==> run a <==
==> flow/design.v (excerpt) <==
module conv_engine(
    input         clk,
    input         reset,
    input         en_ctrl,
    output [15:0] s_addr,
    output [15:0] w_addr,
    output [15:0] b_addr,
    input  [7:0]  signal,
    input  [7:0]  weight,
    input  [7:0]  bias,
    output [15:0] save_addr,
    output [7:0]  convout,
    output        en_write,
    output        finish
);
    wire s_convout, en_save, en_sum;
    wire en_mac, en_sat, en_mult_r;
    conv_ctrl groundctrl (
        .clk(clk),
        .reset(reset),
        .en_ctrl(en_ctrl),
        .s_addr(s_addr),
        .w_addr(w_addr),
        .b_addr(b_addr),
        .save_addr(save_addr),
        .en_sum(en_sum),
        .en_save(en_save),
        .en_write(en_write),
        .s_convout(s_convout),
        .en_sat(en_sat),
        .en_mac(en_mac),
        .en_mult_r(en_mult_r),
        .finish(finish)
    );
    convolve conv (
        .clk(clk),
        .reset(reset),
        .clken(en_mac),
        .s_convout(en_write),
        .en_sat(en_sat),
        .en_mult_r(en_mult_r),
        .bias(bias),
        .signal(signal),
        .weight(weight),
        .convout(convout)
    );
endmodule
make LEC_CHECK=0 CAP_MARGIN=30 CORE_ASPECT_RATIO=1.46 CORE_MARGIN=7 CORE_UTILIZATION=40 CTS_CLUSTER_DIAMETER=301 CTS_CLUSTER_SIZE=49 SLEW_MARGIN=20 finish   # period 10.0 ns
run.sh (not shown) runs the stock make flow with config.mk's settings and CLKGATE_MAP_FILE=.
==> run b (differences from run a) <==
--- a/flow/config.mk
+++ b/flow/config.mk
@@ -9,6 +9,8 @@
 export CORE_ASPECT_RATIO = 1.46
 export CORE_MARGIN = 7
-export CORE_UTILIZATION = 40
+export CORE_UTILIZATION = 56
 export CTS_CLUSTER_DIAMETER = 301
 export CTS_CLUSTER_SIZE = 49
+export PLACE_DENSITY = 0.35
 export SLEW_MARGIN = 20
+export TNS_END_PERCENT = 20
==> run c (differences from run a) <==
==> flow/config.mk (replaced) <==
export PLATFORM = sky130hd
export DESIGN_NAME = conv_engine
export DESIGN_NICKNAME = conv_engine
export VERILOG_FILES = /design/flow/design.v
export SDC_FILE = /design/flow/constraint.sdc
export NUM_CORES = 4
export LEC_CHECK = 0
export CAP_MARGIN = 20
export CORE_MARGIN = 2
export CORE_UTILIZATION = 70
export SETUP_SLACK_MARGIN = -0.36
export SLEW_MARGIN = 20
==> flow/constraint.sdc (replaced) <==
create_clock -name core_clock -period 5.49 [get_ports {clk}]
set_input_delay 1.0980 -clock core_clock [delete_from_list [all_inputs] [get_ports {clk}]]
set_output_delay 1.0980 -clock core_clock [all_outputs]
set_load 0.01 [all_outputs]
==> out/summary.rpt <==
===============================================================
Total negative slack .............................         0 ns
First element of the critical path ...............    weight[4]
Minimum clock period .............................      8.32 ns
Worst Path Arrival ...............................      8.68 ns
Number of warning messages in the logs ...........           40
Flip-flop and latch power ........................       809 uW
Met1 wire length .................................      16.9 mm
Actual slew at the worst max-slew pin ............     0.868 ns
Clock network area share .........................        3.00%
Status ...........................................  no timing/DRC/antenna violations
Setup repair bufs after CTS ......................            0
Non-clock buffering overhead in the final layout .        5.15%
Die Span X .......................................       187 um
Comb power .......................................      1.38 mW
Met1 Use GR ......................................        18.2%
Switch share .....................................        40.2%
===============================================================
(the above is from run a)
==> out/summary.rpt <==
=====================================================
Clock network area share ...............        2.89%
Die Span X .............................       162 um
Status ................................. failed layout checks
Number of warning messages in the logs .           45
Final setup violating endpoints ........           18
SO Viols ............................... negative setup slack
Final worst-path setup slack ...........    -0.761 ns
Minimum clock period ...................      6.25 ns
First element of the critical path .....    signal[2]
Met1 wire length .......................      18.9 mm
=====================================================
(the above is from run c)
==> out/summary.rpt <==
===============================================================
Met1 wire length .................................      15.7 mm
Number of warning messages in the logs ...........           42
Clock network area share .........................        2.92%
Tally of clock buffers in the finished layout ....           18
Setup repair bufs after CTS ......................            0
Minimum clock period .............................      8.21 ns
Comb power .......................................      1.39 mW
First element of the critical path ...............    weight[4]
Non-clock buffering overhead in the final layout .        5.26%
Die Span X .......................................       161 um
Status ...........................................  no timing/DRC/antenna violations
Actual slew at the worst max-slew pin ............     0.815 ns
Met1 Use GR ......................................        23.8%
Flip-flop and latch power ........................       811 uW
Switch share .....................................        40.1%
===============================================================
(the above is from run b)
Power is estimated from default activity; no workload was simulated.
